==> flow/design.v (excerpt) <==
module top #(
    parameter integer WIDTH = 16,
    parameter integer NUM_NEURONS_LAYER_1 = 4,
    parameter integer NUM_NEURONS_LAYER_2 = 3
)(
    input  logic clk,
    input  logic rst,
    input  logic sclk,
    input  logic cs_n,
    input  logic mosi,
    output logic miso,
    input  logic signed [WIDTH-1:0] input_current,
    output logic [NUM_NEURONS_LAYER_2-1:0] spikes
);
==> flow/config.mk <==
export PLATFORM = sky130hd
export DESIGN_NAME = top
export DESIGN_NICKNAME = top
export VERILOG_FILES = /design/flow/design.v
export SDC_FILE = /design/flow/constraint.sdc
export NUM_CORES = 4
export LEC_CHECK = 0
export ABC_AREA = 1
export CAP_MARGIN = 20
export CORE_MARGIN = 2
export CORE_UTILIZATION = 72
export SLEW_MARGIN = 20
==> flow/constraint.sdc <==
create_clock -name core_clock -period 10.4 [get_ports {clk}]
set_input_delay 2.0800 -clock core_clock [delete_from_list [all_inputs] [get_ports {clk}]]
set_output_delay 2.0800 -clock core_clock [all_outputs]
set_load 0.01 [all_outputs]
run.sh (not shown) runs the stock make flow with config.mk's settings and CLKGATE_MAP_FILE=.
The first run completed and failed the layout checks on negative setup slack.
Change:
--- a/flow/config.mk
+++ b/flow/config.mk
@@ -8,5 +8,9 @@
 export ABC_AREA = 1
-export CAP_MARGIN = 20
+export CAP_MARGIN = 15
+export CELL_PAD_IN_SITES_GLOBAL_PLACEMENT = 0
 export CORE_MARGIN = 2
 export CORE_UTILIZATION = 72
+export CTS_CLUSTER_DIAMETER = 101
+export PLACE_DENSITY = 0.92
 export SLEW_MARGIN = 20
+export TNS_END_PERCENT = 10
==> flow/constraint.sdc (replaced) <==
create_clock -name core_clock -period 10.5 [get_ports {clk}]
set_input_delay 2.1000 -clock core_clock [delete_from_list [all_inputs] [get_ports {clk}]]
set_output_delay 2.1000 -clock core_clock [all_outputs]
set_load 0.01 [all_outputs]
Outcome:
- The new run never finished: it broke off in 5_1_grt with GRT-0232
- area after synthesis does not change
- synthesized cell count stays the same
- die area stays the same
Change:
==> flow/config.mk (replaced) <==
export PLATFORM = sky130hd
export DESIGN_NAME = top
export DESIGN_NICKNAME = top
export VERILOG_FILES = /design/flow/design.v
export SDC_FILE = /design/flow/constraint.sdc
export NUM_CORES = 4
export LEC_CHECK = 0
export CAP_MARGIN = 20
export CORE_MARGIN = 2
export CORE_UTILIZATION = 72
export PLACE_DENSITY_LB_ADDON = 0.0
export SETUP_SLACK_MARGIN = 1.2
export SLEW_MARGIN = 20
==> flow/constraint.sdc (replaced) <==
create_clock -name core_clock -period 11.3 [get_ports {clk}]
set_input_delay 2.2600 -clock core_clock [delete_from_list [all_inputs] [get_ports {clk}]]
set_output_delay 2.2600 -clock core_clock [all_outputs]
set_load 0.01 [all_outputs]
The changed run ran to the end with violations: max-capacitance violations, max-slew violations, negative setup slack. Synthesized cell count fell by 19%. Synthesized area rose by 0.50%. Die area increases by about 0.5%.
Change:
--- a/flow/config.mk
+++ b/flow/config.mk
@@ -7,2 +7,3 @@
 export LEC_CHECK = 0
+export ABC_AREA = 1
 export CAP_MARGIN = 20
@@ -10,4 +11,7 @@
 export CORE_UTILIZATION = 72
-export PLACE_DENSITY_LB_ADDON = 0.0
-export SETUP_SLACK_MARGIN = 1.2
+export CTS_CLUSTER_DIAMETER = 225
+export CTS_CLUSTER_SIZE = 73
+export MAX_ROUTING_LAYER = met4
+export PLACE_DENSITY_LB_ADDON = 0.26
+export SETUP_SLACK_MARGIN = -0.7
 export SLEW_MARGIN = 20
==> flow/constraint.sdc (replaced) <==
create_clock -name core_clock -period 9.97 [get_ports {clk}]
set_input_delay 1.9940 -clock core_clock [delete_from_list [all_inputs] [get_ports {clk}]]
set_output_delay 1.9940 -clock core_clock [all_outputs]
set_load 0.01 [all_outputs]
What happened:
- With this change the flow did not get past 5_1_grt on ODB-0269
- synthesized area came out lower by 0.50%
- synthesized cell count increases by 24%
- die size fell by 0.49%

Setup of build 30:
top again, from the RTL that the note above started with.
export LEC_CHECK = 0
export ABC_AREA = 0
export CAP_MARGIN = 30
export CELL_PAD_IN_SITES_GLOBAL_PLACEMENT = 1
export CORE_ASPECT_RATIO = 1.26
export CORE_MARGIN = 2
export CORE_UTILIZATION = 40
export GPL_ROUTABILITY_DRIVEN = 1
export GPL_TIMING_DRIVEN = 0
export HOLD_SLACK_MARGIN = -0.03
export PLACE_DENSITY_LB_ADDON = 0.11
export SLEW_MARGIN = 20
export TNS_END_PERCENT = 85
create_clock -name core_clock -period 22.4 [get_ports {clk}]
Modified inputs, build 57 compared to build 30
- removing PLACE_DENSITY_LB_ADDON (formerly 0.11)
- removing ABC_AREA (formerly 0)
- removing CELL_PAD_IN_SITES_GLOBAL_PLACEMENT (formerly 1)
- removing HOLD_SLACK_MARGIN (formerly -0.03)
- changing CAP_MARGIN from 30 to 20
- removing GPL_ROUTABILITY_DRIVEN (formerly 1)
- removing GPL_TIMING_DRIVEN (formerly 0)
- removing TNS_END_PERCENT (formerly 85)
- removing CORE_ASPECT_RATIO (formerly 1.26)
- changing the clock period (ns, I/O delays scaled along) from 22.4 to 13.4
### Flow results
Number of nets in the layout: lower on build 57
[compare] base=build 30 new=build 57: tightest hold margin barely changed.
The count of clock-buffer cells in the layout in build 57 sits about 7% below the value recorded for build 30.
On clock insertion delay at the later pin of the skew report, build 57 and build 30 are basically level.
The run showing the smaller highest fanout seen on the critical path is build 30.
Detailed-router iteration count before antenna repair in build 57 is 2 above build 30.
--- input diff build 57..build 59 ---
- CORE_UTILIZATION changed from 40 to 70
- ABC_AREA newly set to 1
- SETUP_SLACK_MARGIN newly set to 2.46
- the clock period (ns, I/O delays scaled along) changed from 13.4 to 13.0
==> comparison <==
Build 59 finished every stage; the final checks, however, were not passed, the failures being setup timing.
Taking build 59 as 1.0, build 57 lands at 0.77 on routed wire length.
Post-synthesis instance total grows by more than 10% when moving from build 57 to build 59.
Build 59 against build 57: post-CTS setup buffer count higher; post-layout period usage of the worst path higher; clock period minus worst slack higher.
Sort build 57 and build 59 by wire length of the first global-routing pass desc -> top: build 59
The final reports for build 59 and build 57 show number of detailed-route iterations in the first pass higher in the former.
Cell area | build 59 vs build 57 | build 59 larger
Build 59 vs build 57 — layout net count rose 1431.
Input changes introduced in build 19 (baseline for comparison: build 59):
- changing CORE_UTILIZATION from 70 to 71
- setting PLACE_DENSITY to 0.8 for the first time
- setting CTS_CLUSTER_SIZE to 15 for the first time
- changing SETUP_SLACK_MARGIN from 2.46 to -0.48
- changing CAP_MARGIN from 20 to 0
- changing the clock period (ns, I/O delays scaled along) from 13.0 to 8.93
==> results <==
The die of build 19 is smaller than the one used in build 59. As far as flop and latch count out of synthesis goes, build 59 and build 19 are indistinguishable; the numbers are identical. Any difference in xor and xnor area share after synthesis between build 59 and build 19 is small enough to ignore. Between build 19 and build 59, the difference in number of port buffers is negligible. The log for build 19 ends in global routing (5_1_grt) with error GRT-0232, so the run never completed. Build 59 -> build 19: synthesized chip area reported by yosys delta 0, exact match.

top again, from the RTL that the note above started with.
Settings: LEC_CHECK=0, ABC_AREA=1, CAP_MARGIN=15, CELL_PAD_IN_SITES_GLOBAL_PLACEMENT=3, CORE_ASPECT_RATIO=1.38, CORE_MARGIN=10, CORE_UTILIZATION=66, PLACE_DENSITY_LB_ADDON=0.25, SETUP_SLACK_MARGIN=3.02, SLEW_MARGIN=15; clock period 13.8 ns.
The first run stopped in global placement without I/O (3_1_place_gp_skip_io).
Edit:
- CELL_PAD_IN_SITES_GLOBAL_PLACEMENT: 3 -> 0
- CORE_ASPECT_RATIO: 1.38 -> default
- CORE_MARGIN: 10 -> 2
- CORE_UTILIZATION: 66 -> 72
- CTS_CLUSTER_DIAMETER: default -> 234
- PLACE_DENSITY_LB_ADDON: 0.25 -> 0.11
- SETUP_SLACK_MARGIN: 3.02 -> default
- SLEW_MARGIN: 15 -> 20
- TNS_END_PERCENT: default -> 10
- clock period: 13.8 -> 10.5 ns (I/O delays scaled with it)
The changed run finished but fails on negative setup slack.
Die area falls by 18%.
Synthesized area does not change.
Synthesized cell count stays the same.
Edit:
- CAP_MARGIN: 15 -> 20
- CELL_PAD_IN_SITES_GLOBAL_PLACEMENT: 0 -> default
- CORE_UTILIZATION: 72 -> 66
- CTS_CLUSTER_DIAMETER: 234 -> default
- CTS_CLUSTER_SIZE: default -> 77
- PLACE_DENSITY_LB_ADDON: 0.11 -> default
- SETUP_SLACK_MARGIN: default -> 2.46
- TNS_END_PERCENT: 10 -> default
- clock period: 10.5 -> 8.29 ns (I/O delays scaled with it)
The new run finished but fails on negative setup slack. Final area increases by 9.4%. Final cell count increases by 9.6%. Via count increases by 6.4%. Clock-buffer cell count decreases by 2. Routed wire length increases by 11%. Maximum frequency decreases by 13%. Area after synthesis stays the same. Hold slack gets better by 40 ps. Non-clock buffer count increases by 695.

Setup of zinc:
top again, from the RTL that the note above started with.
==> flow/config.mk <==
export PLATFORM = sky130hd
export DESIGN_NAME = top
export DESIGN_NICKNAME = top
export VERILOG_FILES = /design/flow/design.v
export SDC_FILE = /design/flow/constraint.sdc
export NUM_CORES = 4
export LEC_CHECK = 0
export CAP_MARGIN = 20
export CORE_MARGIN = 2
export CORE_UTILIZATION = 71
export SLEW_MARGIN = 20
==> flow/constraint.sdc <==
create_clock -name core_clock -period 13.4 [get_ports {clk}]
set_input_delay 2.6800 -clock core_clock [delete_from_list [all_inputs] [get_ports {clk}]]
set_output_delay 2.6800 -clock core_clock [all_outputs]
set_load 0.01 [all_outputs]
Changes in harbor relative to zinc:
Settings: CORE_UTILIZATION changed from 71 to 40; GPL_ROUTABILITY_DRIVEN newly set to 0; ABC_AREA newly set to 1; PLACE_DENSITY_LB_ADDON newly set to 0.27; the clock period (ns, I/O delays scaled along) changed from 13.4 to 14.0.
### Flow results
harbor ends up with a total antenna diodes in the routed design that is 1 lower than in zinc. Actual transition at the worst max-transition pin, harbor and zinc: larger value in zinc. harbor ends up with a synthesized area per cell that is 20% lower than in zinc. | cell area | harbor vs zinc | ≈ equal |. Per the comparison of harbor with zinc, critical path depth saw an increase; total half-perimeter wirelength after legalization and detailed placement saw an increase; first-iteration DRC count saw an increase.
